`flow/design.v`:
```
module ieee754multiplier (
    input logic clk, rst_n,
    input logic [31:0] a_i,
    input logic [31:0] b_i,
    input logic start_i,
    output logic done_o,
    output logic nan_o,
    output logic inifinit_o,
    output logic overflow_o,
    output logic underflow_o,
    output logic [31:0] product_o
);
typedef enum logic[1:0] {
    INITIAL_STATE = 2'b00,
    MULTIPLY_STEP = 2'b01,
    RESULT_VERIFICATION_STEP = 2'b10,
    DONE = 2'b11
} MULTIPLIER_FSM_STATE;
MULTIPLIER_FSM_STATE current_state;
logic [31:0] a_r, b_r;  
logic signal_a, signal_b;
logic [7:0] exponent_a, exponent_b;
logic [23:0] mantissa_a, mantissa_b;  
logic [47:0] mantissa_temp;
logic [9:0] exponent_temp;
logic [31:0] product_r;      
logic [1:0]  exponent_hi_r;  
always_comb begin : MULTIPLIER_COMB_BLOCK
    signal_a = a_r[31];  
    signal_b = b_r[31];  
    exponent_a = a_r[30:23];  
    exponent_b = b_r[30:23];  
    mantissa_a[23] = 1;
    mantissa_a[22:0] = a_r[22:0];   
    mantissa_b[23] = 1;
    mantissa_b[22:0] = b_r[22:0];   
    if (mantissa_a[22-:23] == 0 || mantissa_b[22-:23] == 0) begin  
        mantissa_temp = 0;  
        exponent_temp = 0;  
    end else begin
        mantissa_temp = mantissa_a * mantissa_b;  
        exponent_temp = exponent_a + exponent_b - 127;  
        if (mantissa_temp[47] == 1) begin  
            mantissa_temp = mantissa_temp >> 1;  
            exponent_temp = exponent_temp + 1;  
        end
    end
end
always_ff @(posedge clk, negedge rst_n) begin : MULTIPLIER_FF_BLOCK
    if(!rst_n) begin
        current_state <= INITIAL_STATE;
        a_r <= 32'b0;
        b_r <= 32'b0;
        product_r <= 32'b0;
        exponent_hi_r <= 2'b0;
        done_o <= 1'b0;
        nan_o <= 1'b0;
        inifinit_o <= 1'b0;
        overflow_o <= 1'b0;
        underflow_o <= 1'b0;
        product_o <= 32'b0;
    end else begin
        case (current_state)
            INITIAL_STATE, DONE: begin
                done_o <= 1'b0;
                if (start_i) begin
                    a_r <= a_i;
                    b_r <= b_i;
                    current_state <= MULTIPLY_STEP;
                end else begin
                    current_state <= INITIAL_STATE;
                end
            end
            MULTIPLY_STEP: begin
                product_r[31] <= signal_a ^ signal_b;  
                product_r[30:23] <= exponent_temp[7:0];  
                product_r[22:0] <= mantissa_temp[45:23];  
                exponent_hi_r <= exponent_temp[9:8];
                current_state <= RESULT_VERIFICATION_STEP;
            end
            RESULT_VERIFICATION_STEP: begin
                nan_o <= 1'b0;
                inifinit_o <= 1'b0;
                overflow_o <= 1'b0;
                underflow_o <= 1'b0;
                product_o <= product_r;
                if (product_r[30:23] == 8'hFF && product_r[22:0] != 23'b00) begin
                    nan_o <= 1'b1;
                    product_o <= 32'b00;
                end else if (product_r[30:23] == 8'b11111111 && product_r[22:0] == 23'b0) begin
                    inifinit_o <= 1'b1;
                end else if (exponent_hi_r[0] == 1'b1 || exponent_hi_r[1] == 1'b1) begin
                    overflow_o <= 1'b1;
                    product_o <= 32'h7FFFFFFF;
                end else if (product_r[30:23] == 8'b00000000) begin
                    underflow_o <= 1'b1;
                    product_o <= 32'b00;
                end
                done_o <= 1'b1;
                current_state <= DONE;
            end
        endcase
    end
end
endmodule
```
`flow/config.mk`:
```
export PLATFORM = sky130hd
export DESIGN_NAME = ieee754multiplier
export DESIGN_NICKNAME = ieee754multiplier
export VERILOG_FILES = /design/flow/design.v
export SDC_FILE = /design/flow/constraint.sdc
export NUM_CORES = 4
export LEC_CHECK = 0
export ABC_AREA = 1
export CAP_MARGIN = 5
export CORE_MARGIN = 2
export CORE_UTILIZATION = 69
export CTS_CLUSTER_DIAMETER = 374
export CTS_CLUSTER_SIZE = 97
export PLACE_DENSITY = 0.38
export SLEW_MARGIN = 20
export TNS_END_PERCENT = 10
```
`flow/run.sh`:
```
#!/bin/bash
# the make line also repeats each setting of config.mk as NAME=value (left out here)
make -C /OpenROAD-flow-scripts/flow DESIGN_CONFIG=/design/flow/config.mk WORK_HOME=/design/flow/orfs CLKGATE_MAP_FILE= finish
```
`flow/constraint.sdc`:
```
create_clock -name core_clock -period 6.32 [get_ports {clk}]
set_input_delay 1.2640 -clock core_clock [delete_from_list [all_inputs] [get_ports {clk}]]
set_output_delay 1.2640 -clock core_clock [all_outputs]
set_load 0.01 [all_outputs]
```
==> impl_metrics.yaml, run 1 <==
# synthesis and place-and-route metrics
status:
  outcome: "failed layout checks"
  failed_checks: "max-capacitance violations, max-slew violations, negative setup slack"
synthesis:
  ys_seq_share_pct: 13.1
  adder_share_pct: 45.1
  synthTopLogicFamily: "adder cells"
  ys_warn_count: 1
  synthesis.area_um2: 26500
  yosys.area_share.simple_pct: 21.2
  top_area_share_pct: 36.4
  top_area_cell: "fa_1"
  xor_area_share_pct: 0.396
  synth_chip_area_um2: 26500
  syn_nets: 4298
  synth.distinct_cells: 41
  async_flop_share_pct: 100
  yosys-top-cells-count: "1149 x nand2_1, 1001 x inv_1, 482 x fa_1"
  yosys-top-cells-area: "fa_1 36%, nand2_1 16%, inv_1 14%"
  most_common_cell: "nand2_1"
  ys_sh_aoi_pct: 3.39
  edf_count: 0
  ys_cells: 3564
  syn_area_per_cell_um2: 7.44
  yosys_register_bits: 139
  ys_sh_mux_pct: 0
  ys.flop_type: "dfrtp_1"
  synthCells: 3564
clocking:
  cts_buffer_depth: 2
  clk_latency_ns: 0.47
  cts.hold.buffers_added: 0
  root_buffer: "clkbuf_16"
  cts_tree: "built"
  clk_pin_slew_worst_paths_ns: 0.08
  h-tree-depth: 4
  cts_buffers: 17
  cts.sinks: 139
critical_path:
  critical_path_class: "flop to flop"
  required_ns: 6.67
  crit_fanout: 10
  worstPathArrival_ns: 7.81
  r2r_end: "product_r[10]$_DFFE_PN0P_"
  rrSetupSlack_ns: -1.14
  critical_path_depth: 26
  cp-endpoint: "product_r[10]$_DFFE_PN0P_"
  worst-path-buf-inv: 7
  r2r-start: "b_r[16]$_DFFE_PN0P_"
  endpoint_kind: "flop"
  critPathMaxStageDelay_ns: 0.73
  slowest_stage: "dfrtp_2"
  reg2reg_depth: 26
  crit_family: "adder cells"
  cp-startpoint: "b_r[16]$_DFFE_PN0P_"
  worstSetupStartpointType: "flop"
sta:
  slew_viol_final: 2
  slew_headroom_pct: -4.74
  hold_violations: 0
  setup_ws_ns: -1.14
  max_freq_mhz: 134
  finalClockPeriodUsage_pct: 118
  whs_ns: 0.486
  worst_slew_pin_slew_ns: 1.56
  finalSetupTns_ns: -34.93
  min_period_ns: 7.46
  skew_ns: 0.0251
  rsz0062_at_grt: "yes"
  setup_violations: 33
floorplan:
  die_w_um: 200
  fp_util_pct: 70.2
  pin_count: 104
  chipHeight_um: 200
  chipArea_um2: 40000
  row_count: 71
  core_area_um2: 37800
place:
  hpwl_um: 67200
  dp_cells: 4280
  port_buffers: 103
  place_congestion: 1.01
job:
  warning_count: 33
  drv_cap: 1
cells_and_area:
  syn2layout_area_growth_pct: 22.2
  num-fill-cells: 1937
  final_cells: 4410
  comb_area_um2: 19700
  nets: 4603
  seq_area_um2: 3520
route:
  drtAntennaViolNets: 0
  wl_um: 106000
  vias_per_cell: 6.11
  wire_per_inst_um: 24.0
  num_vias: 26929
  drtPass1Iterations: 17
  drc: 0
  drt_iter0_drc: 3922
global_routing:
  grt_overflow: 0
  antenna_found_initial: 15
  grt_pass1_wl_um: 142000
  grt_pass1_vias: 26957
  grt_max_degree: 80
  grt_usage_pct: 47.4
min_path:
  min_to: "product_o[9]$_DFFE_PN0P_"
  hold_class: "flop to flop"
  hold_depth: 2
  hold_path.startpoint: "product_o[9]$_DFFE_PN0P_"
layout make-up:
cell class | count | area share [%]
well taps | 511 | 1.97
diodes | 17 | 0.131
clock inverters | 15 | 0.591
repair buffers | 439 | 12.7
inverters | 1011 | 11.7
clock buffers | 17 | 1.31
multi-input cells | 2261 | 60.7
flip-flops and latches | 139 | 10.9
through the flow:
stage / utilization, % / instance area (um^2) / worst slack, ns
after floorplan: - / 26500 / 0.00927
after global placement: 78.6 / 29700 / -0.429
after detailed placement: 78.6 / 29700 / -0.460
after CTS: 82.6 / 31200 / -0.105
after global routing: 85.7 / 32400 / -1.16
final: 85.8 / 32400 / -1.14
routing by layer:
layer | vias up | track usage, % | share of wire [%]
li1 | 10777 | - | -
met1 | 12540 | 54.1 | 31
met2 | 2547 | 72.2 | 41
met3 | 1038 | 19.7 | 17
met4 | 27 | 33.4 | 10
met5 | - | 4.57 | 0.88
repair_timing:
item / in CTS / in global routing
gates cloned: 4 / 6
setup endpoints to repair: 33 / 33
resized: 130 / 209
endpoints found under the hold margin: 0 / 0
pin swaps: 26 / 111
setup buffers: 40 / 33
==> inputs of run 2 (changes only) <==
Settings changed: CAP_MARGIN 5 to 20, CORE_ASPECT_RATIO set to 0.5, CORE_UTILIZATION 69 to 72, CTS_CLUSTER_DIAMETER 374 to 372, CTS_CLUSTER_SIZE 97 to 100, HOLD_SLACK_MARGIN set to -0.08, PLACE_DENSITY 0.38 to 0.39, TNS_END_PERCENT 10 to unset.
Clock period 6.32 ns to 4.88 ns, I/O delays scaled along.
==> impl_metrics.yaml, run 2 <==
# physical design summary
floorplan:
  row_count: 49
  core_area_um2: 36100
  chipHeight_um: 140
  die_w_um: 275
  chipArea_um2: 38500
  fp_util_pct: 73.4
  pin_count: 104
clocking:
  cts.hold.buffers_added: 0
  cts_buffers: 17
  cts_buffer_depth: 2
  root_buffer: "clkbuf_16"
  h-tree-depth: 4
  cts.sinks: 139
synthesis:
  ys_sh_mux_pct: 0
  async_flop_share_pct: 100
  synthCells: 3564
  ys_sh_aoi_pct: 3.39
  ys_cells: 3564
  yosys-top-cells-count: "1149 x nand2_1, 1001 x inv_1, 482 x fa_1"
  synth.distinct_cells: 41
  yosys.area_share.simple_pct: 21.2
  edf_count: 0
  ys_warn_count: 1
  syn_nets: 4298
  top_area_cell: "fa_1"
  yosys_register_bits: 139
  most_common_cell: "nand2_1"
  yosys-top-cells-area: "fa_1 36%, nand2_1 16%, inv_1 14%"
  synthTopLogicFamily: "adder cells"
  ys.flop_type: "dfrtp_1"
  adder_share_pct: 45.1
  syn_area_per_cell_um2: 7.44
  synth_chip_area_um2: 26500
  xor_area_share_pct: 0.396
  synthesis.area_um2: 26500
  ys_seq_share_pct: 13.1
  top_area_share_pct: 36.4
status:
  stop_error: "[ERROR GRT-0232] Routing congestion too high. Check the congestion heatmap in the GUI."
  outcome: "stopped before the end"
  lastStage: "5_1_grt"
place:
  hpwl_um: 65800
  place_congestion: 0.998
  port_buffers: 103
  placed_area_um2: 30400
  dp_slack_ns: -1.80
global_routing:
  grt_usage_pct: 73.3
  grt_overflow: 18
-- run 2: per-stage QoR --
step	instances	hold WS, ns
2_1_floorplan	3564	0.392
3_3_place_gp	4279	0.437
3_5_place_dp	4279	0.426
4_1_cts	4361	0.453
-- run 2: what timing repair did --
action / in CTS
gates resized: 219
buffers inserted: 47
gates cloned: 3
pin swaps: 54
endpoints found under the setup margin: 33
endpoints found under the hold margin: 0
-- run 2: routing by layer --
layer  GRT usage, %  GRT overflow
met1           75.9             0
met5           44.5             0
met4           62.7             6
met3           62.6             0
met2           86.7            12
==> inputs of run 3 (changes only) <==
Settings changed: ABC_AREA 1 to unset, CAP_MARGIN 20 to 40, CELL_PAD_IN_SITES_DETAIL_PLACEMENT set to 0, CORE_ASPECT_RATIO 0.5 to 0.93, CORE_MARGIN 2 to 6, CORE_UTILIZATION 72 to 32, CTS_CLUSTER_DIAMETER 372 to 308, CTS_CLUSTER_SIZE 100 to 69, GPL_TIMING_DRIVEN set to 1, HOLD_SLACK_MARGIN -0.08 to unset, MAX_ROUTING_LAYER set to met5, PLACE_DENSITY 0.39 to 0.48, SETUP_SLACK_MARGIN set to 1.16, SLEW_MARGIN 20 to 10.
Clock period 4.88 ns to 9.79 ns, I/O delays scaled along.
==> impl_metrics.yaml, run 3 <==
# synthesis and place-and-route metrics
synthesis:
  ys_cells: 2692
  synth_chip_area_um2: 24800
  top_area_share_pct: 39.0
  most_common_cell: "inv_1"
  ys_sh_aoi_pct: 5.26
  ys_warn_count: 1
  ys.flop_type: "dfrtp_1"
  yosys.area_share.simple_pct: 15.2
  async_flop_share_pct: 100
  synthCells: 2692
  syn_nets: 3426
  yosys_register_bits: 139
  synthTopLogicFamily: "adder cells"
  syn_area_per_cell_um2: 9.20
  synth.distinct_cells: 66
  synthesis.area_um2: 24800
  yosys-top-cells-area: "fa_1 39%, dfrtp_1 14%, inv_1 10%"
  edf_count: 0
  xor_area_share_pct: 1.34
  adder_share_pct: 48.3
  top_area_cell: "fa_1"
  ys_sh_mux_pct: 3.56
  yosys-top-cells-count: "661 x inv_1, 482 x fa_1, 313 x nand2_1"
  ys_seq_share_pct: 14.0
critical_path:
  critical_path_depth: 24
  worst-path-buf-inv: 6
  rrSetupSlack_ns: 1.68
  r2r_end: "exponent_hi_r[0]$_DFFE_PN0P_"
  cp-endpoint: "exponent_hi_r[0]$_DFFE_PN0P_"
  crit_family: "adder cells"
  critPathMaxStageDelay_ns: 0.90
  worstPathArrival_ns: 8.44
  cp_common_cell: "fa_1"
  worstSetupStartpointType: "flop"
  reg2reg_depth: 24
  crit_fanout: 17
  r2r-start: "b_r[5]$_DFFE_PN0P_"
  crit_chain: "buf_4, nand2_1, fa_1, inv_1, fa_1, inv_1, fa_1, fa_1, inv_1, fa_1, fa_1, inv_1, fa_1, inv_1, ha_1, a21oi_1, o21ai_0, a31oi_1, nand4_1, a41o_1, a22o_2, nor4_1, xnor2_1, o22ai_1"
  required_ns: 10.12
  cp-startpoint: "b_r[5]$_DFFE_PN0P_"
  critical_path_class: "flop to flop"
  slowest_stage: "dfrtp_1"
  endpoint_kind: "flop"
floorplan:
  chipArea_um2: 84200
  row_count: 97
  pin_count: 104
  core_area_um2: 76000
  chipHeight_um: 280
  die_w_um: 300
  fp_util_pct: 32.6
global_routing:
  grt_pass1_vias: 20385
  antenna_found_initial: 5
  grt_pass1_wl_um: 119000
  grt_overflow: 0
  grt_max_degree: 75
  grt_usage_pct: 18.4
clocking:
  cts.sinks: 139
  clk_pin_slew_worst_paths_ns: 0.07
  clk_latency_ns: 0.48
  cts_setup_buffers: 0
  cts.hold.buffers_added: 0
  root_buffer: "clkbuf_16"
  h-tree-depth: 4
  cts_buffers: 17
  post_cts_resized: 0
  cts_tree: "built"
  cts_buffer_depth: 2
min_path:
  hold_depth: 1
  min_to: "nan_o$_DFFE_PN0P_"
  hold_path.startpoint: "nan_o$_DFFE_PN0P_"
  hold_class: "flop to flop"
sta:
  worst_slew_pin_slew_ns: 0.907
  rsz0062_at_grt: "no"
  min_period_ns: 8.11
  slew_headroom_pct: 39.5
  finalSetupTns_ns: 0
  finalClockPeriodUsage_pct: 82.8
  skew_ns: 0.0370
  hold_violations: 0
  slew_viol_final: 0
  max_freq_mhz: 123
  setup_ws_ns: 1.68
  whs_ns: 0.477
  setup_violations: 0
route:
  num_vias: 18377
  drt_iter0_drc: 1114
  wl_um: 75800
  drc: 0
  vias_per_cell: 4.90
  drtPass1Iterations: 5
  wire_per_inst_um: 20.2
  drtAntennaViolNets: 0
place:
  place_congestion: 0.902
  dp_slack_ns: 1.54
  port_buffers: 103
  hpwl_um: 61900
status:
  outcome: "finished clean"
job:
  drv_cap: 0
  warning_count: 27
cells_and_area:
  syn2layout_area_growth_pct: 12.0
  nets: 3482
  num-fill-cells: 7782
-- run 3: layout make-up --
cell class / count / area [um^2] / area share [%]
Clock buffer: 18 / 439 / 1.58
Timing Repair Buffer: 169 / 1650 / 5.95
Sequential cell: 139 / 3480 / 12.5
Tap cell: 990 / 1240 / 4.47
Clock inverter: 14 / 175 / 0.632
Antenna cell: 1 / 2.50 / 0.00902
Multi-Input combinational cell: 1758 / 18300 / 65.8
Inverter: 663 / 2490 / 8.97
-- run 3: layer usage --
metal / share of wire, % / GRT usage [%] / up-vias
met1: 45 / 25.2 / 9555
met3: 5.7 / 3.16 / 97
met2: 47 / 30.2 / 529
li1: - / - / 8192
met4: 2.6 / 4.71 / 4
met5: 0.099 / 0.523 / -
-- run 3: per-stage QoR --
stage	instances	instance area, um^2	utilization, %
final	3752	27700	36.5
after CTS	3750	27700	36.5
after floorplan	2692	24800	-
after detailed placement	3718	27100	35.7
after global placement	3711	26900	35.4
after global routing	3751	27700	36.5
==> inputs of run 4 (changes only) <==
Settings changed: ABC_AREA set to 1, CAP_MARGIN 40 to 20, CELL_PAD_IN_SITES_DETAIL_PLACEMENT 0 to unset, CORE_ASPECT_RATIO 0.93 to unset, CORE_MARGIN 6 to 2, CORE_UTILIZATION 32 to 57, CTS_CLUSTER_DIAMETER 308 to 318, CTS_CLUSTER_SIZE 69 to 100, GPL_TIMING_DRIVEN 1 to unset, MAX_ROUTING_LAYER met5 to unset, PLACE_DENSITY 0.48 to unset, SETUP_SLACK_MARGIN 1.16 to unset, SLEW_MARGIN 10 to 20.
Clock period 9.79 ns to 7.4 ns, I/O delays scaled along.
==> impl_metrics.yaml, run 4 <==
# synthesis and place-and-route metrics
floorplan:
  pin_count: 104
  fp_util_pct: 57.3
  die_w_um: 220
  core_area_um2: 46300
  chipArea_um2: 48300
  row_count: 79
  chipHeight_um: 220
sta:
  worst_slew_pin_slew_ns: 0.920
  max_freq_mhz: 142
  rsz0062_at_grt: "no"
  skew_ns: 0.0243
  slew_viol_final: 0
  hold_violations: 0
  setup_violations: 0
  finalClockPeriodUsage_pct: 94.9
  min_period_ns: 7.02
  finalSetupTns_ns: 0
  slew_headroom_pct: 38.1
critical_path:
  endpoint_kind: "flop"
  critPathMaxStageDelay_ns: 0.63
  cp-endpoint: "product_r[26]$_DFFE_PN0P_"
  worstSetupStartpointType: "flop"
  cp_common_cell: "fa_1"
  reg2reg_depth: 28
  required_ns: 7.76
  rrSetupSlack_ns: 0.38
  worstPathArrival_ns: 7.38
  r2r_end: "product_r[26]$_DFFE_PN0P_"
  critical_path_depth: 28
  r2r-start: "b_r[2]$_DFFE_PN0P_"
  critical_path_class: "flop to flop"
  cp-startpoint: "b_r[2]$_DFFE_PN0P_"
  crit_family: "adder cells"
  worst-path-buf-inv: 7
  crit_fanout: 37
  slowest_stage: "fa_1"
status:
  outcome: "finished clean"
global_routing:
  antenna_found_initial: 1
  grt_pass1_vias: 22787
  grt_usage_pct: 33.1
  grt_max_degree: 79
  top_usage_layer: "met2"
  use_met1_pct: 46.3
  grt_pass1_wl_um: 122000
  grt.met3_usage_pct: 6.64
  grt_util_met2_pct: 52.8
  grt_overflow: 0
synthesis:
  top_area_share_pct: 36.4
  ys_cells: 3564
  synthCells: 3564
  synthesis.area_um2: 26500
  ys_sh_aoi_pct: 3.39
  yosys_register_bits: 139
  synthTopLogicFamily: "adder cells"
  syn_nets: 4298
  top_area_cell: "fa_1"
  synth.distinct_cells: 41
  synth_chip_area_um2: 26500
  ys_seq_share_pct: 13.1
  most_common_cell: "nand2_1"
  ys_warn_count: 1
  async_flop_share_pct: 100
  ys.flop_type: "dfrtp_1"
  yosys-top-cells-count: "1149 x nand2_1, 1001 x inv_1, 482 x fa_1"
  adder_share_pct: 45.1
  yosys.area_share.simple_pct: 21.2
  edf_count: 0
  yosys-top-cells-area: "fa_1 36%, nand2_1 16%, inv_1 14%"
  ys_sh_mux_pct: 0
  xor_area_share_pct: 0.396
  syn_area_per_cell_um2: 7.44
clocking:
  clk_pin_slew_worst_paths_ns: 0.08
  clk_latency_ns: 0.48
  h-tree-depth: 4
  cts_setup_buffers: 0
  cts_buffers: 17
  post_cts_resized: 0
  root_buffer: "clkbuf_16"
  cts.hold.buffers_added: 0
  cts.sinks: 139
  cts_buffer_depth: 2
  cts_tree: "built"
cells_and_area:
  final_cells: 4231
  syn2layout_area_growth_pct: 9.04
  num-fill-cells: 4266
  seq_area_um2: 3490
  comb_area_um2: 18600
  nets: 4345
route:
  vias_per_cell: 5.16
  n_antenna_cell: 0
  drtPass1Iterations: 8
  wl_um: 75300
  wire_per_inst_um: 17.8
  drc: 0
  drt_iter0_drc: 1669
  drtAntennaViolNets: 0
  num_vias: 21833
job:
  drv_cap: 0
  warning_count: 29
place:
  place_congestion: 0.965
  hpwl_um: 62800
  port_buffers: 103
  dp_cells: 4199
min_path:
  hold_depth: 0
  min_to: "current_state[3]$_DFF_PN0_"
  hold_path.startpoint: "current_state[1]$_DFF_PN0_"
  hold_class: "flop to flop"
==> run 4: stage by stage <==
step / hold WS [ns] / setup slack (ns) / instance area, um^2 / util, %
finish: 0.450 / 0.381 / 28900 / 62.5
global route: 0.461 / 0.0584 / 28900 / 62.5
CTS: 0.444 / 0.347 / 28900 / 62.5
global placement: 0.426 / 0.370 / 28300 / 61.2
floorplan: 0.392 / 1.05 / 26500 / -
detailed placement: 0.423 / 0.371 / 28300 / 61.2
==> run 4: cell type report <==
type | count | share of cell area (%)
Multi-Input combinational cell | 2257 | 64.4
Inverter | 1011 | 13.1
Sequential cell | 139 | 12.1
Timing Repair Buffer | 185 | 5.76
Tap cell | 607 | 2.63
Clock buffer | 19 | 1.53
Clock inverter | 13 | 0.537
==> run 4: layer usage <==
metal | wire length (um) | share of wire (%) | vias up
met2 | 34700 | 46 | 754
met3 | 5580 | 7.4 | 115
met1 | 33000 | 44 | 10751
met4 | 2010 | 2.7 | 2
met5 | 13 | 0.017 | -
li1 | - | - | 10211
==> inputs of run 5 (changes only) <==
Settings changed: CORE_UTILIZATION 57 to 72, CTS_CLUSTER_DIAMETER 318 to unset, CTS_CLUSTER_SIZE 100 to unset, SETUP_SLACK_MARGIN set to -0.66.
Clock period 7.4 ns to 8.2 ns, I/O delays scaled along.
==> impl_metrics.yaml, run 5 <==
# synthesis and place-and-route metrics
synthesis:
  ys_sh_mux_pct: 0
  async_flop_share_pct: 100
  ys_seq_share_pct: 13.1
  synth_chip_area_um2: 26500
  edf_count: 0
  yosys-top-cells-count: "1149 x nand2_1, 1001 x inv_1, 482 x fa_1"
  yosys-top-cells-area: "fa_1 36%, nand2_1 16%, inv_1 14%"
  yosys.area_share.simple_pct: 21.2
  ys_sh_aoi_pct: 3.39
  synthesis.area_um2: 26500
  syn_nets: 4298
  synthTopLogicFamily: "adder cells"
  xor_area_share_pct: 0.396
  ys_cells: 3564
  synth.distinct_cells: 41
  adder_share_pct: 45.1
  yosys_register_bits: 139
  syn_area_per_cell_um2: 7.44
  ys.flop_type: "dfrtp_1"
  most_common_cell: "nand2_1"
  top_area_share_pct: 36.4
  synthCells: 3564
  ys_warn_count: 1
  top_area_cell: "fa_1"
critical_path:
  crit_fanout: 26
  critPathMaxStageDelay_ns: 1.14
  reg2reg_depth: 23
  crit_family: "adder cells"
  rrSetupSlack_ns: 0.57
  critical_path_class: "flop to flop"
  r2r-start: "b_r[10]$_DFFE_PN0P_"
  cp-endpoint: "product_r[7]$_DFFE_PN0P_"
  cp_common_cell: "fa_1"
  worstPathArrival_ns: 8.01
  worstSetupStartpointType: "flop"
  required_ns: 8.58
  r2r_end: "product_r[7]$_DFFE_PN0P_"
  crit_chain: "nand2_1, fa_1, inv_1, fa_1, inv_1, fa_1, inv_1, fa_1, fa_1, fa_1, inv_1, fa_1, inv_1, ha_1, a21oi_1, o21ai_0, a21oi_1, nand3_1, nand2_1, nand2_1, nand2_1, nand3_1, o21ai_1"
  critical_path_depth: 23
  cp-startpoint: "b_r[10]$_DFFE_PN0P_"
  worst-path-buf-inv: 5
  endpoint_kind: "flop"
  slowest_stage: "dfrtp_1"
sta:
  finalClockPeriodUsage_pct: 93.1
  skew_ns: 0.0185
  slew_headroom_pct: 18.2
  min_period_ns: 7.63
  hold_violations: 0
  finalSetupTns_ns: 0
  worst_slew_pin_slew_ns: 1.23
  setup_violations: 0
  max_freq_mhz: 131
  slew_viol_final: 0
  rsz0062_at_grt: "no"
global_routing:
  top_usage_layer: "met2"
  use_met1_pct: 55.6
  grt_usage_pct: 41.5
  grt_overflow: 0
  grt_util_met2_pct: 65.2
  grt_max_degree: 88
  grt_pass1_vias: 23864
  antenna_found_initial: 0
  grt.met3_usage_pct: 10.0
  grt_pass1_wl_um: 123000
route:
  drtAntennaViolNets: 0
  wire_per_inst_um: 18.5
  vias_per_cell: 5.58
  drc: 0
  num_vias: 22555
  wl_um: 74900
  drtPass1Iterations: 7
  n_antenna_cell: 0
  drt_iter0_drc: 1982
cells_and_area:
  nets: 4294
  syn2layout_area_growth_pct: 6.82
clocking:
  cts.sinks: 139
  post_cts_resized: 0
  clk_latency_ns: 0.47
  clk_pin_slew_worst_paths_ns: 0.07
  cts.hold.buffers_added: 0
  root_buffer: "clkbuf_16"
  cts_buffer_depth: 2
  cts_tree: "built"
  cts_setup_buffers: 0
  cts_buffers: 17
  h-tree-depth: 4
floorplan:
  die_w_um: 196
  row_count: 70
  chipArea_um2: 38400
  chipHeight_um: 196
  pin_count: 104
  fp_util_pct: 72.8
  core_area_um2: 36400
min_path:
  hold_depth: 0
  min_to: "current_state[3]$_DFF_PN0_"
  hold_class: "flop to flop"
  hold_path.startpoint: "current_state[1]$_DFF_PN0_"
place:
  place_congestion: 1.06
  port_buffers: 103
  hpwl_um: 59900
status:
  outcome: "finished clean"
job:
  drv_cap: 0
  warning_count: 29
## run 5: final cells by class
type	instances	area, um^2
Inverter	1011	3790
Clock buffer	19	443
Sequential cell	139	3490
Timing Repair Buffer	134	1260
Clock inverter	13	148
Tap cell	468	586
Multi-Input combinational cell	2257	18600
Fill cell	2619	8110
## run 5: metal layers
metal / share of wire (%) / wire length, um / vias to the layer above
met5: 0 / 0 / -
met3: 11 / 8500 / 279
met2: 46 / 34200 / 1324
met4: 5.0 / 3730 / 0
met1: 38 / 28500 / 10839
li1: - / - / 10113
## run 5: through the flow
step / hold WS [ns] / utilization [%] / cells / worst slack (ns) / cell area [um^2]
final: 0.481 / 77.7 / 4041 / 0.569 / 28300
after global routing: 0.496 / 77.7 / 4041 / 0.355 / 28300
after CTS: 0.484 / 77.7 / 4041 / 0.656 / 28300
after detailed placement: 0.465 / 76.1 / 4009 / 0.744 / 27700
after global placement: 0.461 / 76.1 / 4009 / 0.824 / 27700
after floorplan: 0.392 / - / 3564 / 1.85 / 26500
==> inputs of run 6 (changes only) <==
Settings changed: CAP_MARGIN 20 to 40, CELL_PAD_IN_SITES_DETAIL_PLACEMENT set to 2, CELL_PAD_IN_SITES_GLOBAL_PLACEMENT set to 2, CORE_ASPECT_RATIO set to 1.26, CORE_MARGIN 2 to 10, CORE_UTILIZATION 72 to 65, CTS_CLUSTER_DIAMETER set to 88, CTS_CLUSTER_SIZE set to 69, GPL_ROUTABILITY_DRIVEN set to 0, GPL_TIMING_DRIVEN set to 1, HOLD_SLACK_MARGIN set to 0.18, MAX_ROUTING_LAYER set to met4, PLACE_DENSITY_LB_ADDON set to 0.17, SETUP_SLACK_MARGIN -0.66 to 1.16, SLEW_MARGIN 20 to 10, TNS_END_PERCENT set to 55.
Clock period 8.2 ns to 8.62 ns, I/O delays scaled along.
==> impl_metrics.yaml, run 6 <==
# physical design summary
status:
  outcome: "stopped before the end"
  lastStage: "3_1_place_gp_skip_io"
  stop_error: "[ERROR FLW-0024] Place density exceeds 1.0 (current PLACE_DENSITY_LB_ADDON =  0.17). Please check if the value of  PLACE_DENSITY_LB_ADDON is between 0 and 0.99."
floorplan:
  die_w_um: 200
  chipHeight_um: 247
  core_area_um2: 40500
  fp_util_pct: 65.5
  chipArea_um2: 49300
  row_count: 83
synthesis:
  ys_cells: 3564
  syn_area_per_cell_um2: 7.44
  top_area_share_pct: 36.4
  adder_share_pct: 45.1
  xor_area_share_pct: 0.396
  synth_chip_area_um2: 26500
  ys_sh_mux_pct: 0
  synthCells: 3564
  ys_warn_count: 1
  yosys_register_bits: 139
  ys_sh_aoi_pct: 3.39
  async_flop_share_pct: 100
  synthesis.area_um2: 26500
  synthTopLogicFamily: "adder cells"
  most_common_cell: "nand2_1"
  synth.distinct_cells: 41
  top_area_cell: "fa_1"
  syn_nets: 4298
  yosys.area_share.simple_pct: 21.2
  edf_count: 0
  yosys-top-cells-count: "1149 x nand2_1, 1001 x inv_1, 482 x fa_1"
  ys.flop_type: "dfrtp_1"
  yosys-top-cells-area: "fa_1 36%, nand2_1 16%, inv_1 14%"
  ys_seq_share_pct: 13.1
==> inputs of run 7 (changes only) <==
Settings changed: ABC_AREA 1 to unset, CAP_MARGIN 40 to 20, CELL_PAD_IN_SITES_DETAIL_PLACEMENT 2 to unset, CELL_PAD_IN_SITES_GLOBAL_PLACEMENT 2 to unset, CORE_ASPECT_RATIO 1.26 to unset, CORE_MARGIN 10 to 2, CORE_UTILIZATION 65 to 72, CTS_CLUSTER_DIAMETER 88 to 80, CTS_CLUSTER_SIZE 69 to unset, GPL_ROUTABILITY_DRIVEN 0 to unset, GPL_TIMING_DRIVEN 1 to unset, HOLD_SLACK_MARGIN 0.18 to -0.1, MAX_ROUTING_LAYER met4 to unset, PLACE_DENSITY_LB_ADDON 0.17 to unset, SETUP_SLACK_MARGIN 1.16 to unset, SLEW_MARGIN 10 to 20, TNS_END_PERCENT 55 to 10.
Clock period 8.62 ns to 6.89 ns, I/O delays scaled along.
==> impl_metrics.yaml, run 7 <==
# synthesis and place-and-route metrics
status:
  outcome: "failed layout checks"
  failed_checks: "negative setup slack"
synthesis:
  ys.flop_type: "dfrtp_1"
  yosys_register_bits: 139
  ys_warn_count: 1
  adder_share_pct: 48.3
  synthTopLogicFamily: "adder cells"
  ys_cells: 2692
  xor_area_share_pct: 1.34
  synthCells: 2692
  ys_seq_share_pct: 14.0
  edf_count: 0
  yosys-top-cells-count: "661 x inv_1, 482 x fa_1, 313 x nand2_1"
  yosys-top-cells-area: "fa_1 39%, dfrtp_1 14%, inv_1 10%"
  most_common_cell: "inv_1"
  syn_nets: 3426
  top_area_share_pct: 39.0
  synth_chip_area_um2: 24800
  synth.distinct_cells: 66
  ys_sh_aoi_pct: 5.26
  synthesis.area_um2: 24800
  async_flop_share_pct: 100
  syn_area_per_cell_um2: 9.20
  ys_sh_mux_pct: 3.56
  top_area_cell: "fa_1"
  yosys.area_share.simple_pct: 15.2
global_routing:
  grt_pass1_vias: 22945
  grt_pass1_wl_um: 122000
  grt_max_degree: 90
  grt_usage_pct: 45.3
  grt_overflow: 0
  antenna_found_initial: 1
critical_path:
  cp-endpoint: "product_r[26]$_DFFE_PN0P_"
  critical_path_depth: 24
  required_ns: 7.17
  r2r_end: "product_r[26]$_DFFE_PN0P_"
  worst-path-buf-inv: 7
  rrSetupSlack_ns: -0.35
  critical_path_class: "flop to flop"
  worstPathArrival_ns: 7.53
  worstSetupStartpointType: "flop"
  crit_family: "adder cells"
  crit_chain: "buf_4, buf_4, inv_1, fa_1, inv_1, fa_1, inv_1, fa_1, inv_1, fa_1, fa_1, ha_1, ha_1, ha_1, a21oi_1, o21ai_1, a221oi_1, o21ai_0, a41o_1, a22o_4, clkbuf_16, nor4b_4, xnor2_1, o22ai_1"
  crit_fanout: 9
  endpoint_kind: "flop"
  reg2reg_depth: 24
  critPathMaxStageDelay_ns: 0.60
  slowest_stage: "fa_1"
  cp-startpoint: "b_r[15]$_DFFE_PN0P_"
  r2r-start: "b_r[15]$_DFFE_PN0P_"
  cp_common_cell: "fa_1"
route:
  met1_length_um: 25600
  wire_per_inst_um: 23.4
  n_antenna_cell: 0
  drtPass1Iterations: 6
  vias_per_cell: 6.10
  highest_layer: "met5"
  drt_iter0_drc: 2306
  drtAntennaViolNets: 0
  num_vias: 20931
  drc: 0
  met3WireLength_um: 7890
  met2_length_um: 38700
  wl_um: 80200
min_path:
  hold_depth: 1
  min_to: "nan_o$_DFFE_PN0P_"
  hold_path.startpoint: "nan_o$_DFFE_PN0P_"
  hold_class: "flop to flop"
sta:
  min_period_ns: 7.24
  whs_ns: 0.497
  max_freq_mhz: 138
  hold_violations: 0
  skew_ns: 0.0187
  slew_viol_final: 0
  rsz0062_at_grt: "yes"
  worst_slew_pin_slew_ns: 1.03
  setup_violations: 33
  finalClockPeriodUsage_pct: 105
  setup_ws_ns: -0.353
  slew_headroom_pct: 31.3
  finalSetupTns_ns: -7.93
floorplan:
  chipArea_um2: 35900
  pin_count: 104
  chipHeight_um: 189
  row_count: 67
  fp_util_pct: 73.5
  die_w_um: 189
  core_area_um2: 33700
job:
  warning_count: 31
  drv_cap: 0
clocking:
  cts_buffer_depth: 2
  h-tree-depth: 4
  cts.hold.buffers_added: 0
  cts.sinks: 139
  cts_tree: "built"
  root_buffer: "clkbuf_16"
  clk_pin_slew_worst_paths_ns: 0.08
  clk_latency_ns: 0.45
  cts_buffers: 17
place:
  hpwl_um: 58400
  port_buffers: 103
  dp_cells: 3340
  place_congestion: 0.966
cells_and_area:
  syn2layout_area_growth_pct: 20.0
  final_cells: 3430
  nets: 3703
-- run 7: cell type report --
type,instances,area [um^2]
repair buffers,390,3610
clock inverters,14,154
flip-flops and latches,139,3510
well taps,448,561
clock buffers,18,439
inverters,663,2490
fillers,1627,3990
multi-input cells,1758,18900
-- run 7: repair_timing --
action	4_1_cts	5_1_grt
resized	90	101
endpoints found under the hold margin	0	0
gates cloned	0	1
endpoints found under the setup margin	33	33
setup buffers	33	24
pin swaps	17	62
-- run 7: stage by stage --
stage	utilization [%]	setup slack (ns)	cell area, um^2
3_5_place_dp	82.2	-0.381	27700
5_1_grt	88.2	-0.466	29700
2_1_floorplan	-	0.0123	24800
4_1_cts	86.1	-0.114	29000
3_3_place_gp	82.2	-0.232	27700
6_report	88.2	-0.353	29700
-- run 7: per-layer routing --
metal	vias up	GRT usage [%]
li1	8654	-
met1	10242	51.5
met2	1516	76.0
met3	517	8.79
met4	2	34.5
met5	-	0
==> inputs of run 8 (changes only) <==
Settings changed: CELL_PAD_IN_SITES_DETAIL_PLACEMENT set to 1, CELL_PAD_IN_SITES_GLOBAL_PLACEMENT set to 3, CORE_UTILIZATION 72 to 50, CTS_CLUSTER_DIAMETER 80 to unset, CTS_CLUSTER_SIZE set to 90, GPL_ROUTABILITY_DRIVEN set to 0, HOLD_SLACK_MARGIN -0.1 to unset, TNS_END_PERCENT 10 to unset.
Clock period 6.89 ns to 9.0 ns, I/O delays scaled along.
==> impl_metrics.yaml, run 8 <==
# synthesis and place-and-route metrics
status:
  outcome: "finished clean"
clocking:
  root_buffer: "clkbuf_16"
  cts_buffer_depth: 2
  cts.hold.buffers_added: 0
  h-tree-depth: 4
  cts_tree: "built"
  cts_buffers: 17
  cts.sinks: 139
  cts_setup_buffers: 0
  clk_pin_slew_worst_paths_ns: 0.08
  clk_latency_ns: 0.45
  post_cts_resized: 0
sta:
  hold_violations: 0
  skew_ns: 0.0203
  finalClockPeriodUsage_pct: 90.8
  max_freq_mhz: 122
  min_period_ns: 8.17
  slew_viol_final: 0
  setup_ws_ns: 0.829
  worst_slew_pin_slew_ns: 1.16
  slew_headroom_pct: 22.6
  setup_violations: 0
  finalSetupTns_ns: 0
  rsz0062_at_grt: "no"
floorplan:
  core_area_um2: 49000
  row_count: 81
  fp_util_pct: 50.6
  chipArea_um2: 51300
  chipHeight_um: 227
  pin_count: 104
  die_w_um: 227
synthesis:
  yosys_register_bits: 139
  edf_count: 0
  ys_sh_aoi_pct: 5.26
  syn_area_per_cell_um2: 9.20
  ys.flop_type: "dfrtp_1"
  async_flop_share_pct: 100
  xor_area_share_pct: 1.34
  ys_cells: 2692
  synthCells: 2692
  syn_nets: 3426
  top_area_share_pct: 39.0
  ys_seq_share_pct: 14.0
  most_common_cell: "inv_1"
  synth_chip_area_um2: 24800
  top_area_cell: "fa_1"
  ys_warn_count: 1
  synth.distinct_cells: 66
  yosys-top-cells-count: "661 x inv_1, 482 x fa_1, 313 x nand2_1"
  adder_share_pct: 48.3
  ys_sh_mux_pct: 3.56
  yosys-top-cells-area: "fa_1 39%, dfrtp_1 14%, inv_1 10%"
  synthesis.area_um2: 24800
  yosys.area_share.simple_pct: 15.2
  synthTopLogicFamily: "adder cells"
critical_path:
  r2r-start: "b_r[9]$_DFFE_PN0P_"
  worstPathArrival_ns: 8.43
  endpoint_kind: "flop"
  critical_path_class: "flop to flop"
  cp_common_cell: "fa_1"
  slowest_stage: "dfrtp_1"
  cp-startpoint: "b_r[9]$_DFFE_PN0P_"
  worst-path-buf-inv: 7
  crit_fanout: 19
  rrSetupSlack_ns: 0.83
  critPathMaxStageDelay_ns: 1.05
  critical_path_depth: 24
  required_ns: 9.26
  cp-endpoint: "product_r[6]$_DFFE_PN0P_"
  crit_chain: "buf_4, nand2_1, fa_1, inv_1, fa_1, inv_1, fa_1, inv_1, fa_1, fa_1, fa_1, inv_1, fa_1, inv_1, ha_1, nand2_1, o21ai_1, nor2_1, a21oi_1, a41o_1, a22o_1, buf_4, mux2i_1, o22ai_1"
  crit_family: "adder cells"
  worstSetupStartpointType: "flop"
  r2r_end: "product_r[6]$_DFFE_PN0P_"
  reg2reg_depth: 24
min_path:
  hold_depth: 1
  hold_path.startpoint: "nan_o$_DFFE_PN0P_"
  hold_class: "flop to flop"
  min_to: "nan_o$_DFFE_PN0P_"
place:
  dp_cells: 3395
  placed_area_um2: 26600
  port_buffers: 103
  dp_slack_ns: 0.830
  hpwl_um: 63300
route:
  wl_um: 78400
  wire_per_inst_um: 22.9
  drtAntennaViolNets: 0
  num_vias: 18627
  drc: 0
  vias_per_cell: 5.43
  drtPass1Iterations: 5
  drt_iter0_drc: 979
cells_and_area:
  final_cells: 3428
  syn2layout_area_growth_pct: 9.91
  nets: 3484
  design_area_um2: 27200
global_routing:
  grt_usage_pct: 32.4
  grt_pass1_vias: 21877
  grt_overflow: 0
  grt_max_degree: 89
  antenna_found_initial: 1
  grt_pass1_wl_um: 123000
job:
  warning_count: 31
  drv_cap: 0
[run 8: metal layers]
metal	global-route usage, %	part of all wire (%)	vias to the layer above
met3	5.36	4.9	172
li1	-	-	8189
met5	0	0	-
met2	56.9	51	448
met1	38.8	39	9818
met4	15.2	5.3	0
[run 8: layout make-up]
class	instances	area, um^2
antenna	1	2.50
clock buffer	17	425
clock inverter	15	189
fill	5672	21700
inverter	663	2490
multi-input combinational	1758	18300
sequential	139	3480
tap	664	831
timing repair buffer	171	1540
[run 8: metrics by stage]
step	utilization [%]	hold WS, ns
finish	55.6	0.487
global route	55.6	0.512
CTS	55.6	0.491
detailed placement	54.3	0.474
global placement	54.3	0.462
floorplan	-	0.366
==> inputs of run 9 (changes only) <==
Settings changed: CAP_MARGIN 20 to 15, CELL_PAD_IN_SITES_DETAIL_PLACEMENT 1 to unset, CELL_PAD_IN_SITES_GLOBAL_PLACEMENT 3 to unset, CORE_ASPECT_RATIO set to 0.89, CORE_UTILIZATION 50 to 72, CTS_CLUSTER_DIAMETER set to 33, CTS_CLUSTER_SIZE 90 to 36, GPL_ROUTABILITY_DRIVEN 0 to unset, HOLD_SLACK_MARGIN set to -0.1, SETUP_SLACK_MARGIN set to 0.96.
Clock period 9.0 ns to 6.8 ns, I/O delays scaled along.
==> impl_metrics.yaml, run 9 <==
# synthesis and place-and-route metrics
critical_path:
  r2r_end: "product_r[29]$_DFFE_PN0P_"
  critical_path_class: "flop to flop"
  rrSetupSlack_ns: -0.63
  cp-startpoint: "b_r[20]$_DFFE_PN0P_"
  required_ns: 7.08
  r2r-start: "b_r[20]$_DFFE_PN0P_"
  reg2reg_depth: 24
  worstSetupStartpointType: "flop"
  slowest_stage: "fa_2"
  crit_fanout: 21
  crit_family: "adder cells"
  worstPathArrival_ns: 7.72
  cp-endpoint: "product_r[29]$_DFFE_PN0P_"
  endpoint_kind: "flop"
  worst-path-buf-inv: 6
  crit_chain: "buf_6, and2_1, fa_1, inv_1, fa_2, fa_1, inv_1, fa_2, fa_2, fa_1, inv_1, fa_2, inv_1, ha_4, a21oi_4, o21ai_2, nor2_2, nand4_1, a41o_1, a22o_4, bufbuf_16, nor3_4, xnor2_1, o22ai_1"
  critical_path_depth: 24
  critPathMaxStageDelay_ns: 0.76
sta:
  finalClockPeriodUsage_pct: 109
  slew_viol_final: 0
  min_period_ns: 7.43
  max_freq_mhz: 135
  slew_headroom_pct: 28.4
  setup_violations: 33
  rsz0062_at_grt: "yes"
  skew_ns: 0.0172
  worst_slew_pin_slew_ns: 1.07
  setup_ws_ns: -0.633
  hold_violations: 0
  finalSetupTns_ns: -17.96
clocking:
  h-tree-depth: 4
  cts_buffer_depth: 2
  cts_tree: "built"
  cts.sinks: 139
  clk_latency_ns: 0.46
  clk_pin_slew_worst_paths_ns: 0.06
  cts_buffers: 17
  cts.hold.buffers_added: 0
  root_buffer: "clkbuf_16"
synthesis:
  yosys.area_share.simple_pct: 15.2
  synthesis.area_um2: 24800
  synthCells: 2692
  ys_warn_count: 1
  syn_area_per_cell_um2: 9.20
  ys_cells: 2692
  synth_chip_area_um2: 24800
  xor_area_share_pct: 1.34
  edf_count: 0
  most_common_cell: "inv_1"
  ys.flop_type: "dfrtp_1"
  ys_sh_aoi_pct: 5.26
  yosys-top-cells-area: "fa_1 39%, dfrtp_1 14%, inv_1 10%"
  synthTopLogicFamily: "adder cells"
  top_area_cell: "fa_1"
  ys_sh_mux_pct: 3.56
  yosys-top-cells-count: "661 x inv_1, 482 x fa_1, 313 x nand2_1"
  async_flop_share_pct: 100
  top_area_share_pct: 39.0
  yosys_register_bits: 139
  ys_seq_share_pct: 14.0
  synth.distinct_cells: 66
  adder_share_pct: 48.3
  syn_nets: 3426
cells_and_area:
  nets: 3720
  num-fill-cells: 1566
  comb_area_um2: 19100
  utilization_pct: 88.7
  seq_area_um2: 3520
  syn2layout_area_growth_pct: 22.2
place:
  place_congestion: 0.976
  port_buffers: 103
  hpwl_um: 58300
global_routing:
  grt_pass1_wl_um: 123000
  grt_usage_pct: 45.8
  grt_max_degree: 81
  grt_pass1_vias: 22703
  antenna_found_initial: 12
  grt_overflow: 0
floorplan:
  fp_util_pct: 72.6
  chipHeight_um: 179
  chipArea_um2: 35900
  row_count: 64
  core_area_um2: 34100
  die_w_um: 201
  pin_count: 104
route:
  wl_um: 86300
  drtPass1Iterations: 8
  drt_iter0_drc: 2638
  vias_per_cell: 6.30
  drtAntennaViolNets: 0
  drc: 0
  num_vias: 21841
  wire_per_inst_um: 24.9
status:
  failed_checks: "negative setup slack"
  outcome: "failed layout checks"
min_path:
  hold_depth: 1
  hold_path.startpoint: "done_o$_DFFE_PN0P_"
  hold_class: "flop to flop"
  min_to: "done_o$_DFFE_PN0P_"
job:
  warning_count: 32
  drv_cap: 0
run 9: final cells by class:
type,count,share of cell area (%)
Timing Repair Buffer,406,13.1
Sequential cell,139,11.6
Clock buffer,20,1.48
Clock inverter,11,0.364
Inverter,663,8.25
Antenna cell,5,0.0413
Tap cell,462,1.91
Multi-Input combinational cell,1759,63.2
run 9: timing repair:
item / CTS / global route
cloned: 2 / 3
buffers inserted: 52 / 25
pin swaps: 70 / 44
gates resized: 103 / 105
endpoints found under the setup margin: 33 / 33
run 9: metal layers:
layer | up-vias | global-route usage [%] | part of all wire, % | wire, um
met1 | 10474 | 52.5 | 31 | 26600
met5 | - | 1.24 | 0.31 | 270
met4 | 18 | 34.2 | 11 | 9060
li1 | 8675 | - | - | -
met2 | 1889 | 73.8 | 45 | 38600
met3 | 785 | 13.5 | 14 | 11800
run 9: metrics by stage:
stage,hold slack [ns],instance area [um^2],instances,setup slack [ns]
2_1_floorplan,0.366,25500,2692,0.290
3_3_place_gp,0.463,28100,3347,-0.360
3_5_place_dp,0.473,28100,3347,-0.462
4_1_cts,0.485,29500,3432,-0.124
5_1_grt,0.515,30300,3463,-0.846
6_report,0.480,30300,3465,-0.633
==> inputs of run 10 (changes only) <==
Settings changed: ABC_AREA set to 1, CAP_MARGIN 15 to 20, CELL_PAD_IN_SITES_DETAIL_PLACEMENT set to 1, CORE_ASPECT_RATIO 0.89 to 1.21, CORE_MARGIN 2 to 4, CORE_UTILIZATION 72 to 42, CTS_CLUSTER_DIAMETER 33 to 189, CTS_CLUSTER_SIZE 36 to unset, GPL_ROUTABILITY_DRIVEN set to 1, GPL_TIMING_DRIVEN set to 1, HOLD_SLACK_MARGIN -0.1 to unset, SETUP_SLACK_MARGIN 0.96 to -0.8, TNS_END_PERCENT set to 35.
Clock period 6.8 ns to 9.0 ns, I/O delays scaled along.
==> impl_metrics.yaml, run 10 <==
# synthesis and place-and-route metrics
critical_path:
  worst-path-buf-inv: 6
  worstPathArrival_ns: 7.88
  critical_path_class: "flop to flop"
  worstSetupStartpointType: "flop"
  endpoint_kind: "flop"
  r2r-start: "b_r[3]$_DFFE_PN0P_"
  required_ns: 9.35
  slowest_stage: "dfrtp_1"
  cp_common_cell: "fa_1"
  cp-endpoint: "product_r[1]$_DFFE_PN0P_"
  r2r_end: "product_r[1]$_DFFE_PN0P_"
  crit_family: "adder cells"
  crit_fanout: 29
  rrSetupSlack_ns: 1.47
  critPathMaxStageDelay_ns: 1.11
  cp-startpoint: "b_r[3]$_DFFE_PN0P_"
  critical_path_depth: 27
  reg2reg_depth: 27
synthesis:
  yosys-top-cells-count: "1149 x nand2_1, 1001 x inv_1, 482 x fa_1"
  synth.distinct_cells: 41
  top_area_share_pct: 36.4
  ys_sh_aoi_pct: 3.39
  ys_cells: 3564
  xor_area_share_pct: 0.396
  ys_warn_count: 1
  async_flop_share_pct: 100
  yosys_register_bits: 139
  syn_area_per_cell_um2: 7.44
  adder_share_pct: 45.1
  most_common_cell: "nand2_1"
  edf_count: 0
  ys_seq_share_pct: 13.1
  synthCells: 3564
  synthesis.area_um2: 26500
  ys.flop_type: "dfrtp_1"
  top_area_cell: "fa_1"
  synthTopLogicFamily: "adder cells"
  synth_chip_area_um2: 26500
  syn_nets: 4298
  yosys.area_share.simple_pct: 21.2
  yosys-top-cells-area: "fa_1 36%, nand2_1 16%, inv_1 14%"
  ys_sh_mux_pct: 0
global_routing:
  grt_max_degree: 79
  grt_pass1_vias: 25096
  grt_overflow: 0
  antenna_found_initial: 0
  grt_usage_pct: 24.3
  grt_pass1_wl_um: 132000
sta:
  setup_ws_ns: 1.47
  hold_violations: 0
  rsz0062_at_grt: "no"
  finalClockPeriodUsage_pct: 83.7
  skew_ns: 0.0149
  worst_slew_pin_slew_ns: 1.15
  slew_headroom_pct: 23.4
  min_period_ns: 7.53
  finalSetupTns_ns: 0
  setup_violations: 0
  slew_viol_final: 0
  max_freq_mhz: 133
route:
  drt_iter0_drc: 1117
  vias_per_cell: 4.98
  wire_per_inst_um: 17.9
  n_antenna_cell: 0
  wl_um: 78900
  num_vias: 21903
  drtAntennaViolNets: 0
  drtPass1Iterations: 5
  drc: 0
place:
  place_congestion: 0.946
  dp_cells: 4369
  hpwl_um: 66000
  port_buffers: 103
  dp_slack_ns: 1.56
clocking:
  clk_latency_ns: 0.49
  post_cts_resized: 0
  cts.hold.buffers_added: 0
  cts_setup_buffers: 0
  cts_buffers: 17
  root_buffer: "clkbuf_16"
  cts.sinks: 139
  cts_tree: "built"
  cts_buffer_depth: 2
  h-tree-depth: 4
  clk_pin_slew_worst_paths_ns: 0.07
floorplan:
  pin_count: 104
  die_w_um: 236
  chipArea_um2: 67200
  core_area_um2: 62700
  chipHeight_um: 284
  row_count: 101
  fp_util_pct: 42.3
min_path:
  min_to: "current_state[3]$_DFF_PN0_"
  hold_depth: 0
  hold_path.startpoint: "current_state[1]$_DFF_PN0_"
  hold_class: "flop to flop"
job:
  drv_cap: 0
  warning_count: 27
cells_and_area:
  nets: 4298
  final_cells: 4401
  syn2layout_area_growth_pct: 8.66
status:
  outcome: "finished clean"
-- run 10: metrics by stage --
step | cell area [um^2] | hold WS [ns] | utilization [%]
after floorplan | 26500 | 0.392 | -
after global placement | 28200 | 0.428 | 45.0
after detailed placement | 28200 | 0.418 | 45.0
after CTS | 28800 | 0.442 | 46.0
after global routing | 28800 | 0.472 | 46.0
final | 28800 | 0.439 | 46.0
-- run 10: routing by layer --
metal  global-route usage [%]  vias to the layer above  share of wire (%)  routed length (um)
met4                     7.29                        0                2.8                2250
met3                     3.15                      145                3.1                2420
li1                         -                    10120                  -                   -
met1                     30.3                    11237                 43               33700
met2                     43.9                      401                 51               40600
met5                        0                        -                  0                   0
-- run 10: layout make-up --
cell class	instances	area (um^2)
clock inverters	11	133
inverters	1011	3800
well taps	824	1030
flip-flops and latches	139	3480
repair buffers	138	1290
fillers	7913	33900
multi-input cells	2257	18600
clock buffers	21	470
==> inputs of run 11 (changes only) <==
Settings changed: ABC_AREA 1 to unset, CELL_PAD_IN_SITES_DETAIL_PLACEMENT 1 to unset, CORE_ASPECT_RATIO 1.21 to 0.85, CORE_MARGIN 4 to 9, CORE_UTILIZATION 42 to 55, CTS_CLUSTER_DIAMETER 189 to 111, CTS_CLUSTER_SIZE set to 40, GPL_ROUTABILITY_DRIVEN 1 to unset, GPL_TIMING_DRIVEN 1 to 0, PLACE_DENSITY_LB_ADDON set to 0.25, SETUP_SLACK_MARGIN -0.8 to 3.39, TNS_END_PERCENT 35 to unset.
Clock period 9.0 ns to 12.3 ns, I/O delays scaled along.
==> impl_metrics.yaml, run 11 <==
# synthesis and place-and-route metrics
synthesis:
  adder_share_pct: 48.3
  async_flop_share_pct: 100
  most_common_cell: "inv_1"
  ys_seq_share_pct: 14.0
  ys_sh_mux_pct: 3.56
  yosys.area_share.simple_pct: 15.2
  edf_count: 0
  syn_nets: 3426
  ys_sh_aoi_pct: 5.26
  ys_cells: 2692
  synthTopLogicFamily: "adder cells"
  yosys_register_bits: 139
  synth.distinct_cells: 66
  syn_area_per_cell_um2: 9.20
  ys_warn_count: 1
  synth_chip_area_um2: 24800
  top_area_cell: "fa_1"
  yosys-top-cells-count: "661 x inv_1, 482 x fa_1, 313 x nand2_1"
  synthCells: 2692
  ys.flop_type: "dfrtp_1"
  yosys-top-cells-area: "fa_1 39%, dfrtp_1 14%, inv_1 10%"
  top_area_share_pct: 39.0
  xor_area_share_pct: 1.34
  synthesis.area_um2: 24800
clocking:
  cts.sinks: 139
  cts_tree: "built"
  cts_buffers: 17
  h-tree-depth: 4
  clk_pin_slew_worst_paths_ns: 0.06
  cts_buffer_depth: 2
  clk_latency_ns: 0.43
  root_buffer: "clkbuf_16"
  cts_setup_buffers: 0
floorplan:
  chipHeight_um: 214
  die_w_um: 248
  core_area_um2: 44300
  pin_count: 104
  fp_util_pct: 55.9
  chipArea_um2: 53000
  row_count: 71
sta:
  setup_ws_ns: 3.70
  max_freq_mhz: 116
  setup_violations: 0
  finalSetupTns_ns: 0
  rsz0062_at_grt: "no"
  skew_ns: 0.0135
  whs_ns: 0.398
  min_period_ns: 8.60
  slew_viol_final: 0
  slew_headroom_pct: 32.8
  hold_violations: 0
  worst_slew_pin_slew_ns: 1.01
  finalClockPeriodUsage_pct: 69.9
critical_path:
  slowest_stage: "dfrtp_1"
  r2r-start: "b_r[9]$_DFFE_PN0P_"
  critical_path_depth: 25
  rrSetupSlack_ns: 3.70
  required_ns: 12.59
  cp-startpoint: "b_r[9]$_DFFE_PN0P_"
  crit_fanout: 10
  cp-endpoint: "product_r[10]$_DFFE_PN0P_"
  worstSetupStartpointType: "flop"
  reg2reg_depth: 25
  crit_family: "adder cells"
  worstPathArrival_ns: 8.89
  critPathMaxStageDelay_ns: 0.73
  critical_path_class: "flop to flop"
  endpoint_kind: "flop"
  cp_common_cell: "fa_1"
  r2r_end: "product_r[10]$_DFFE_PN0P_"
  worst-path-buf-inv: 8
cells_and_area:
  syn2layout_area_growth_pct: 9.45
  nets: 3549
  design_area_um2: 27100
global_routing:
  grt_pass1_vias: 20630
  grt_usage_pct: 29.7
  grt_overflow: 0
  antenna_found_initial: 2
  grt_max_degree: 99
  grt_pass1_wl_um: 118000
min_path:
  hold_depth: 0
  hold_class: "flop to flop"
  min_to: "current_state[1]$_DFF_PN0_"
  hold_path.startpoint: "current_state[2]$_DFF_PN0_"
place:
  placed_area_um2: 26600
  port_buffers: 103
  place_congestion: 0.989
  hpwl_um: 62800
  dp_slack_ns: 3.53
route:
  met1_length_um: 30200
  wl_um: 76000
  drt_iter0_drc: 1726
  met2_length_um: 34600
  wire_per_inst_um: 22.3
  vias_per_cell: 5.70
  drtPass1Iterations: 6
  met3WireLength_um: 7900
  num_vias: 19423
  highest_layer: "met4"
  drtAntennaViolNets: 0
  drc: 0
job:
  warning_count: 27
  drv_cap: 0
status:
  outcome: "finished clean"
[run 11: layout make-up]
type,instances,area (um^2)
plain buffers,132,562
clock inverters,10,95.1
diodes,1,2.50
inverters,663,2490
flip-flops and latches,139,3480
repair buffers,104,1060
multi-input cells,1758,18200
fillers,3829,17200
clock buffers,19,443
well taps,584,731
[run 11: repair_timing]
item                                    4_1_cts  5_1_grt
endpoints found under the setup margin        0       33
hold buffers                                  0        0
gates resized                                 0       11
[run 11: stage by stage]
stage / util, % / cells
2_1_floorplan: - / 2692
3_3_place_gp: 59.8 / 3379
3_5_place_dp: 59.9 / 3380
4_1_cts: 61.1 / 3409
5_1_grt: 61.1 / 3409
6_report: 61.2 / 3410
[run 11: per-layer routing]
layer  GRT usage [%]  vias up
li1                -     8325
met1            38.7     9880
met2            46.9     1019
met3            7.88      199
met4            11.7        0
met5               0        -
==> inputs of run 12 (changes only) <==
Settings changed: CAP_MARGIN 20 to 0, CORE_ASPECT_RATIO 0.85 to unset, CORE_MARGIN 9 to 2, CORE_UTILIZATION 55 to 72, CTS_CLUSTER_DIAMETER 111 to 80, CTS_CLUSTER_SIZE 40 to unset, GPL_TIMING_DRIVEN 0 to unset, HOLD_SLACK_MARGIN set to -0.1, PLACE_DENSITY_LB_ADDON 0.25 to unset, SETUP_SLACK_MARGIN 3.39 to unset.
Clock period 12.3 ns to 6.1 ns, I/O delays scaled along.
==> impl_metrics.yaml, run 12 <==
# synthesis and place-and-route metrics
route:
  drtAntennaViolNets: 0
  met3WireLength_um: 10100
  wl_um: 85100
  drtPass1Iterations: 9
  drt_iter0_drc: 2536
  num_vias: 21939
  met1_length_um: 26300
  vias_per_cell: 6.24
  wire_per_inst_um: 24.2
  highest_layer: "met5"
  met2_length_um: 39900
  drc: 0
sta:
  setup_violations: 33
  rsz0062_at_grt: "yes"
  finalClockPeriodUsage_pct: 127
  whs_ns: 0.477
  skew_ns: 0.0284
  max_freq_mhz: 129
  hold_violations: 0
  worst_slew_pin_slew_ns: 1.27
  slew_headroom_pct: 14.6
  slew_viol_final: 0
  setup_ws_ns: -1.64
  min_period_ns: 7.74
global_routing:
  grt_pass1_wl_um: 121000
  grt_overflow: 0
  grt_pass1_vias: 23362
  antenna_found_initial: 3
  grt_max_degree: 102
  grt_usage_pct: 44.7
status:
  failed_checks: "negative setup slack"
  outcome: "failed layout checks"
critical_path:
  reg2reg_depth: 25
  required_ns: 6.38
  r2r-start: "b_r[20]$_DFFE_PN0P_"
  worstSetupStartpointType: "flop"
  crit_family: "adder cells"
  worst-path-buf-inv: 7
  rrSetupSlack_ns: -1.64
  cp-endpoint: "exponent_hi_r[1]$_DFFE_PN0P_"
  endpoint_kind: "flop"
  critical_path_depth: 25
  cp_common_cell: "fa_1"
  worstPathArrival_ns: 8.02
  critPathMaxStageDelay_ns: 0.74
  crit_fanout: 10
  slowest_stage: "fa_1"
  cp-startpoint: "b_r[20]$_DFFE_PN0P_"
  critical_path_class: "flop to flop"
  r2r_end: "exponent_hi_r[1]$_DFFE_PN0P_"
synthesis:
  synth_chip_area_um2: 24800
  yosys.area_share.simple_pct: 15.2
  ys_sh_aoi_pct: 5.26
  yosys-top-cells-area: "fa_1 39%, dfrtp_1 14%, inv_1 10%"
  ys.flop_type: "dfrtp_1"
  top_area_share_pct: 39.0
  async_flop_share_pct: 100
  ys_cells: 2692
  synthesis.area_um2: 24800
  top_area_cell: "fa_1"
  synthTopLogicFamily: "adder cells"
  ys_seq_share_pct: 14.0
  adder_share_pct: 48.3
  yosys-top-cells-count: "661 x inv_1, 482 x fa_1, 313 x nand2_1"
  ys_sh_mux_pct: 3.56
  synth.distinct_cells: 66
  xor_area_share_pct: 1.34
  most_common_cell: "inv_1"
  ys_warn_count: 1
  syn_nets: 3426
  syn_area_per_cell_um2: 9.20
  edf_count: 0
  synthCells: 2692
  yosys_register_bits: 139
floorplan:
  chipHeight_um: 189
  die_w_um: 189
  chipArea_um2: 35900
  core_area_um2: 33700
  pin_count: 104
  row_count: 67
  fp_util_pct: 73.5
min_path:
  min_to: "nan_o$_DFFE_PN0P_"
  hold_depth: 1
  hold_class: "flop to flop"
  hold_path.startpoint: "nan_o$_DFFE_PN0P_"
job:
  drv_cap: 0
  warning_count: 35
cells_and_area:
  syn2layout_area_growth_pct: 23.1
  nets: 3784
  final_cells: 3514
  design_area_um2: 30500
  num-fill-cells: 1402
  utilization_pct: 90.4
place:
  dp_cells: 3428
  hpwl_um: 58400
  place_congestion: 0.964
  port_buffers: 103
  placed_area_um2: 28800
clocking:
  h-tree-depth: 4
  clk_latency_ns: 0.47
  clk_pin_slew_worst_paths_ns: 0.07
  cts_buffers: 17
  root_buffer: "clkbuf_16"
  cts.sinks: 139
  cts_buffer_depth: 2
  cts_tree: "built"
run 12: metal layers:
metal	up-vias	global-route usage (%)
met4	2	30.7
met2	1773	76.3
met5	-	0
met3	721	10.6
met1	10623	49.6
li1	8820	-
run 12: timing repair:
item / 4_1_cts / 5_1_grt
pin swaps: 15 / 64
hold endpoints to repair: 0 / 0
cloned: 1 / 1
gates resized: 39 / 112
setup buffers: 15 / 36
hold buffers: 0 / 0
setup endpoints to repair: 33 / 33
run 12: stage by stage:
step | setup TNS [ns] | worst slack [ns]
2_1_floorplan | -9.76 | -0.410
3_3_place_gp | -28.32 | -0.976
3_5_place_dp | -31.31 | -1.09
4_1_cts | -27.75 | -0.926
5_1_grt | -52.26 | -1.72
6_report | -49.88 | -1.64
run 12: layout make-up:
class                      count  area [um^2]  share of cell area, %
clock buffer                  19          433                   1.42
inverter                     663         2500                   8.19
sequential                   139         3520                   11.6
multi-input combinational   1759        19100                   62.6
clock inverter                13          133                  0.435
antenna                        3         7.51                 0.0246
timing repair buffer         470         4250                   13.9
tap                          448          561                   1.84
